== the reference run ==
Design exponent_multiplier, start of the top module:
module exponent_multiplier (
    i_clk, i_rst_n,
    i_load, i_start, i_select,
    i_A, i_B,
    o_done, led_select, o_P,
	seg_i_A_ten, seg_i_A_unit, 
	seg_i_B_ten, seg_i_B_unit, 
	seg_o_P_thousand, seg_o_P_hundred, seg_o_P_ten, seg_o_P_unit
);
    input wire i_clk, i_rst_n;
    input wire i_load, i_start, i_select;
    input [3:0] i_A, i_B;
    output reg o_done, led_select;
    output reg [29:0] o_P;
	output reg [6:0] seg_i_A_ten, seg_i_A_unit;
	output reg [6:0] seg_i_B_ten, seg_i_B_unit;
	output reg [6:0] seg_o_P_thousand, seg_o_P_hundred, seg_o_P_ten, seg_o_P_unit;
    parameter IDLE = 3'b000, LOAD = 3'b001, CALC = 3'b010, FINISH = 3'b011;
    reg [2:0] current_state;
    reg [3:0] reg_A, reg_B;
	reg [3:0] led_reg_A, led_reg_B;
    reg [19:0] reg_A_shift;
    reg [29:0] reg_P_exp;
    reg [7:0] reg_P_mul;
    reg [3:0] counter_exp;
    reg [2:0] index_bit_B;
    reg exp_done, mul_done;
    always @(posedge i_clk or negedge i_rst_n) begin
        if (!i_rst_n) begin
            reg_A <= 4'b0;
            reg_B <= 4'b0;
            reg_P_exp <= 30'b1;
            reg_P_mul <= 8'b0;
            reg_A_shift <= 20'b0;
			led_reg_A <= 4'b0;	
			led_reg_B <= 4'b0;	
            o_done <= 0;
			led_select <= 0;
            o_P <= 30'b0;
            counter_exp <= 4'b0;
            index_bit_B <= 3'b0;
            exp_done <= 0;
            mul_done <= 0;
            current_state <= IDLE;
        end
        else begin
            case (current_state)
                IDLE: begin
  ...
For scale: ~7,300 cells after synthesis, ~110 flip-flops, about 0.040 sq mm of cells after synthesis.
Settings: LEC_CHECK=0, ABC_AREA=1, CAP_MARGIN=20, CORE_MARGIN=2, CORE_UTILIZATION=72, CTS_CLUSTER_DIAMETER=282, CTS_CLUSTER_SIZE=10, PLACE_DENSITY=0.35, SETUP_SLACK_MARGIN=3.66, SLEW_MARGIN=20; clock period 12.3 ns.
run.sh (not shown) runs the stock make flow with config.mk's settings and CLKGATE_MAP_FILE=.
FAIL the reference run @ detailed placement (3_5_place_dp): tool exited with error
Setup changes, the reference run to the trial run
# the reference run
export LEC_CHECK = 0
export ABC_AREA = 1
export CAP_MARGIN = 20
export CORE_MARGIN = 2
export CORE_UTILIZATION = 72
export CTS_CLUSTER_DIAMETER = 282
export CTS_CLUSTER_SIZE = 10
export PLACE_DENSITY = 0.35
export SETUP_SLACK_MARGIN = 3.66
export SLEW_MARGIN = 20
create_clock -name core_clock -period 12.3 [get_ports {i_clk}]
# the trial run
export LEC_CHECK = 0
export CAP_MARGIN = 20
export CORE_MARGIN = 2
export CORE_UTILIZATION = 58
export SLEW_MARGIN = 20
create_clock -name core_clock -period 29.1 [get_ports {i_clk}]
Findings:
Every stage of the trial run finished as expected; the final checks, on the other hand, flagged setup timing, which means the layout fails. Looking at standard cell core area across both flows, the trial run is the weaker of the two, with the reference run ahead. | register area share after synthesis | the reference run vs the trial run | ≈ equal |. Delta (the trial run minus the reference run): synthesized cell count decreased about 20%; height of the die increased about 11%. Higher routability congestion estimate from global placement goes to the trial run over the reference run. In the reports for the trial run and the reference run, the larger synthesis area per yosys belongs to the reference run. The area of the die of the trial run was inferior to that of the reference run. Between the trial run and the reference run, it is the trial run whose netlist area before placement is lower, by 0.87%. Die width, the trial run and the reference run, higher one = the trial run.

* * *

exponent_multiplier again, from the RTL that the note above started with.
Settings: LEC_CHECK=0, ABC_AREA=1, CAP_MARGIN=20, CORE_ASPECT_RATIO=0.5, CORE_MARGIN=2, CORE_UTILIZATION=72, CTS_CLUSTER_DIAMETER=382, CTS_CLUSTER_SIZE=98, PLACE_DENSITY=0.37, SETUP_SLACK_MARGIN=4.88, SLEW_MARGIN=20, TNS_END_PERCENT=5; clock period 20.6 ns.
The baseline ended with an error in detailed placement.
==> next run, changes <==
==> flow/config.mk (replaced) <==
export PLATFORM = sky130hd
export DESIGN_NAME = exponent_multiplier
export DESIGN_NICKNAME = exponent_multiplier
export VERILOG_FILES = /design/flow/design.v
export SDC_FILE = /design/flow/constraint.sdc
export NUM_CORES = 4
export LEC_CHECK = 0
export CAP_MARGIN = 20
export CORE_MARGIN = 2
export CORE_UTILIZATION = 40
export PLACE_DENSITY = 0.6
export SLEW_MARGIN = 20
==> flow/constraint.sdc (replaced) <==
create_clock -name core_clock -period 48.9 [get_ports {i_clk}]
set_input_delay 9.7800 -clock core_clock [delete_from_list [all_inputs] [get_ports {i_clk}]]
set_output_delay 9.7800 -clock core_clock [all_outputs]
set_load 0.01 [all_outputs]
Result: The changed run completed without violations. Die size went up by 77%. Synthesized area went down by 0.87%. Synthesized cell count went down by about 20%.

* * *

== job 101 ==
The RTL this note starts from:
==> flow/design.v <==
module exponent_multiplier (
    i_clk, i_rst_n,
    i_load, i_start, i_select,
    i_A, i_B,
    o_done, led_select, o_P,
	seg_i_A_ten, seg_i_A_unit, 
	seg_i_B_ten, seg_i_B_unit, 
	seg_o_P_thousand, seg_o_P_hundred, seg_o_P_ten, seg_o_P_unit
);
    input wire i_clk, i_rst_n;
    input wire i_load, i_start, i_select;
    input [3:0] i_A, i_B;
    output reg o_done, led_select;
    output reg [29:0] o_P;
	output reg [6:0] seg_i_A_ten, seg_i_A_unit;
	output reg [6:0] seg_i_B_ten, seg_i_B_unit;
	output reg [6:0] seg_o_P_thousand, seg_o_P_hundred, seg_o_P_ten, seg_o_P_unit;
    parameter IDLE = 3'b000, LOAD = 3'b001, CALC = 3'b010, FINISH = 3'b011;
    reg [2:0] current_state;
    reg [3:0] reg_A, reg_B;
	reg [3:0] led_reg_A, led_reg_B;
    reg [19:0] reg_A_shift;
    reg [29:0] reg_P_exp;
    reg [7:0] reg_P_mul;
    reg [3:0] counter_exp;
    reg [2:0] index_bit_B;
    reg exp_done, mul_done;
    always @(posedge i_clk or negedge i_rst_n) begin
        if (!i_rst_n) begin
            reg_A <= 4'b0;
            reg_B <= 4'b0;
            reg_P_exp <= 30'b1;
            reg_P_mul <= 8'b0;
            reg_A_shift <= 20'b0;
			led_reg_A <= 4'b0;	
			led_reg_B <= 4'b0;	
            o_done <= 0;
			led_select <= 0;
            o_P <= 30'b0;
            counter_exp <= 4'b0;
            index_bit_B <= 3'b0;
            exp_done <= 0;
            mul_done <= 0;
            current_state <= IDLE;
        end
        else begin
            case (current_state)
                IDLE: begin
                    reg_A <= 4'b0;
                    reg_B <= 4'b0;
                    reg_P_exp <= 30'b1;
                    reg_P_mul <= 8'b0;
                    reg_A_shift <= 20'b0;
                    o_done <= 0;
					led_select <= 0;
                    o_P <= 30'b0;
                    counter_exp <= 4'b0;
                    index_bit_B <= 3'b0;
                    exp_done <= 0;
                    mul_done <= 0;
                    if (!i_load) begin 
                        reg_A <= i_A;
						led_reg_A <= i_A;
                        reg_B <= i_B;
						led_reg_B <= i_B;
                        reg_A_shift <= {16'b0, i_A};
                        current_state <= LOAD;
                    end                    
                end    
                LOAD: begin                    
                    current_state <= (!i_start) ? CALC : LOAD;
                end
                CALC: begin
                    if (i_start) begin
                        if (!exp_done) begin
                            if (counter_exp < reg_B) begin
                                reg_P_exp <= reg_P_exp * reg_A;
                                counter_exp <= counter_exp + 1;
                            end
                            else begin
                                exp_done <= 1;
                            end
                        end
                        if (!mul_done) begin
                            if (index_bit_B < 4) begin
                                if (reg_B[index_bit_B]) begin
                                    reg_P_mul <= reg_P_mul + reg_A_shift[7:0];
                                end
                                reg_A_shift <= reg_A_shift << 1;
                                index_bit_B <= index_bit_B + 1;
                            end
                            else begin
                                mul_done <= 1;
                            end
                        end
                        if (exp_done && mul_done) begin
                            current_state <= FINISH;
                        end
                    end
                end
                FINISH: begin
                    o_done <= 1;
                    led_select <= !i_select;
                    if (!i_select) begin
                        o_P <= reg_P_exp;
                    end
                    else if (i_select) begin
                        o_P <= {22'b0, reg_P_mul};
                    end
                    if (!i_start) begin
                        current_state <= IDLE;
                    end
                end
            endcase
        end
    end
	always @(*) begin                 
		case (led_reg_A % 10)
			4'd0: seg_i_A_unit = 7'b1000000;
			4'd1: seg_i_A_unit = 7'b1111001;
			4'd2: seg_i_A_unit = 7'b0100100;
			4'd3: seg_i_A_unit = 7'b0110000;
			4'd4: seg_i_A_unit = 7'b0011001;
			4'd5: seg_i_A_unit = 7'b0010010;
			4'd6: seg_i_A_unit = 7'b0000010;
			4'd7: seg_i_A_unit = 7'b1111000;
			4'd8: seg_i_A_unit = 7'b0000000;
			4'd9: seg_i_A_unit = 7'b0010000;
			default: seg_i_A_unit = 7'b1000000;
		endcase
		case (led_reg_A / 10)
			4'd0: seg_i_A_ten = 7'b1000000;
			4'd1: seg_i_A_ten = 7'b1111001;
			4'd2: seg_i_A_ten = 7'b0100100;
			4'd3: seg_i_A_ten = 7'b0110000;
			4'd4: seg_i_A_ten = 7'b0011001;
			4'd5: seg_i_A_ten = 7'b0010010;
			4'd6: seg_i_A_ten = 7'b0000010;
			4'd7: seg_i_A_ten = 7'b1111000;
			4'd8: seg_i_A_ten = 7'b0000000;
			4'd9: seg_i_A_ten = 7'b0010000;
			default: seg_i_A_ten = 7'b1000000;
		endcase
		case (led_reg_B % 10)
			4'd0: seg_i_B_unit = 7'b1000000;
			4'd1: seg_i_B_unit = 7'b1111001;
			4'd2: seg_i_B_unit = 7'b0100100;
			4'd3: seg_i_B_unit = 7'b0110000;
			4'd4: seg_i_B_unit = 7'b0011001;
			4'd5: seg_i_B_unit = 7'b0010010;
			4'd6: seg_i_B_unit = 7'b0000010;
			4'd7: seg_i_B_unit = 7'b1111000;
			4'd8: seg_i_B_unit = 7'b0000000;
			4'd9: seg_i_B_unit = 7'b0010000;
			default: seg_i_B_unit = 7'b1000000;
		endcase
		case (led_reg_B / 10)
			4'd0: seg_i_B_ten = 7'b1000000;
			4'd1: seg_i_B_ten = 7'b1111001;
			4'd2: seg_i_B_ten = 7'b0100100;
			4'd3: seg_i_B_ten = 7'b0110000;
			4'd4: seg_i_B_ten = 7'b0011001;
			4'd5: seg_i_B_ten = 7'b0010010;
			4'd6: seg_i_B_ten = 7'b0000010;
			4'd7: seg_i_B_ten = 7'b1111000;
			4'd8: seg_i_B_ten = 7'b0000000;
			4'd9: seg_i_B_ten = 7'b0010000;
			default: seg_i_B_ten = 7'b1000000;
		endcase
		case (o_P % 10)
			4'd0: seg_o_P_unit = 7'b1000000;
			4'd1: seg_o_P_unit = 7'b1111001;
			4'd2: seg_o_P_unit = 7'b0100100;
			4'd3: seg_o_P_unit = 7'b0110000;
			4'd4: seg_o_P_unit = 7'b0011001;
			4'd5: seg_o_P_unit = 7'b0010010;
			4'd6: seg_o_P_unit = 7'b0000010;
			4'd7: seg_o_P_unit = 7'b1111000;
			4'd8: seg_o_P_unit = 7'b0000000;
			4'd9: seg_o_P_unit = 7'b0010000;
			default: seg_o_P_unit = 7'b1000000;
		endcase
		case ((o_P / 10) % 10)
			4'd0: seg_o_P_ten = 7'b1000000;
			4'd1: seg_o_P_ten = 7'b1111001;
			4'd2: seg_o_P_ten = 7'b0100100;
			4'd3: seg_o_P_ten = 7'b0110000;
			4'd4: seg_o_P_ten = 7'b0011001;
			4'd5: seg_o_P_ten = 7'b0010010;
			4'd6: seg_o_P_ten = 7'b0000010;
			4'd7: seg_o_P_ten = 7'b1111000;
			4'd8: seg_o_P_ten = 7'b0000000;
			4'd9: seg_o_P_ten = 7'b0010000;
			default: seg_o_P_ten = 7'b1000000;
		endcase
		case ((o_P / 100) % 10)
			4'd0: seg_o_P_hundred = 7'b1000000;
			4'd1: seg_o_P_hundred = 7'b1111001;
			4'd2: seg_o_P_hundred = 7'b0100100;
			4'd3: seg_o_P_hundred = 7'b0110000;
			4'd4: seg_o_P_hundred = 7'b0011001;
			4'd5: seg_o_P_hundred = 7'b0010010;
			4'd6: seg_o_P_hundred = 7'b0000010;
			4'd7: seg_o_P_hundred = 7'b1111000;
			4'd8: seg_o_P_hundred = 7'b0000000;
			4'd9: seg_o_P_hundred = 7'b0010000;
			default: seg_o_P_hundred = 7'b1000000;
		endcase
		case ((o_P / 1000) % 10)
			4'd0: seg_o_P_thousand = 7'b1000000;
			4'd1: seg_o_P_thousand = 7'b1111001;
			4'd2: seg_o_P_thousand = 7'b0100100;
			4'd3: seg_o_P_thousand = 7'b0110000;
			4'd4: seg_o_P_thousand = 7'b0011001;
			4'd5: seg_o_P_thousand = 7'b0010010;
			4'd6: seg_o_P_thousand = 7'b0000010;
			4'd7: seg_o_P_thousand = 7'b1111000;
			4'd8: seg_o_P_thousand = 7'b0000000;
			4'd9: seg_o_P_thousand = 7'b0010000;
			default: seg_o_P_thousand = 7'b1000000;		
		endcase
    end
endmodule
Settings: LEC_CHECK=0, ABC_AREA=1, CAP_MARGIN=10, CORE_ASPECT_RATIO=1.45, CORE_MARGIN=2, CORE_UTILIZATION=70, CTS_CLUSTER_DIAMETER=200, CTS_CLUSTER_SIZE=80, MAX_ROUTING_LAYER=met4, MIN_ROUTING_LAYER=met1, SETUP_SLACK_MARGIN=1.01, SLEW_MARGIN=20, TNS_END_PERCENT=25; clock period 47.8 ns.
What ended job 101 was a tool error in 5_1_grt; the run never finished.
Changes in job 102 relative to job 101:
==> flow/config.mk <==
export PLATFORM = sky130hd
export DESIGN_NAME = exponent_multiplier
export DESIGN_NICKNAME = exponent_multiplier
export VERILOG_FILES = /design/flow/design.v
export SDC_FILE = /design/flow/constraint.sdc
export NUM_CORES = 4
export LEC_CHECK = 0
export CAP_MARGIN = 10
export CORE_ASPECT_RATIO = 1.45
export CORE_MARGIN = 2
export CORE_UTILIZATION = 58
export MIN_ROUTING_LAYER = met1
export SETUP_SLACK_MARGIN = 5.0
export SLEW_MARGIN = 20
export TNS_END_PERCENT = 25
[summary]
Job 102 | status: complete | timing, DRC, antenna: pass
Relative to job 101, instance count after placement with tap cells included has gone down in job 102.
Fraction of the mapped netlist area in adder cells: job 102 vs job 101 up 1.1 points
Job 102 vs. job 101: count of buffers from port buffering held; area of the core region went up 20%.
In the tables for job 101 and job 102, netlist area before placement reads higher with job 101.
Synthesized cell count ends up lower on job 102.
Compared with job 101, job 102 shows chip area in the Yosys report that has gone down slightly.
Relative to job 102, the following input files were edited for job 103:
-- flow/config.mk --
<<< job 102, line 7
export LEC_CHECK = 0
export CAP_MARGIN = 10
>>> job 103, line 7
export LEC_CHECK = 0
export ABC_AREA = 1
export CAP_MARGIN = 10
<<< job 102, line 10
export CORE_MARGIN = 2
export CORE_UTILIZATION = 58
export MIN_ROUTING_LAYER = met1
export SETUP_SLACK_MARGIN = 5.0
export SLEW_MARGIN = 20
>>> job 103, line 11
export CORE_MARGIN = 2
export CORE_UTILIZATION = 70
export CTS_CLUSTER_DIAMETER = 218
export CTS_CLUSTER_SIZE = 78
export MAX_ROUTING_LAYER = met4
export MIN_ROUTING_LAYER = met1
export SETUP_SLACK_MARGIN = 1.01
export SLEW_MARGIN = 20
--- outcome ---
Job 103 never completed, since it errored out during 5_1_grt.
Of job 103 and job 102, the run reporting the higher post-synthesis cell count was job 103.
Die size on job 103 is down relative to job 102.
Width of the die: job 103 lower than job 102
| floorplan row count | job 103 vs job 102 | 10 lower |
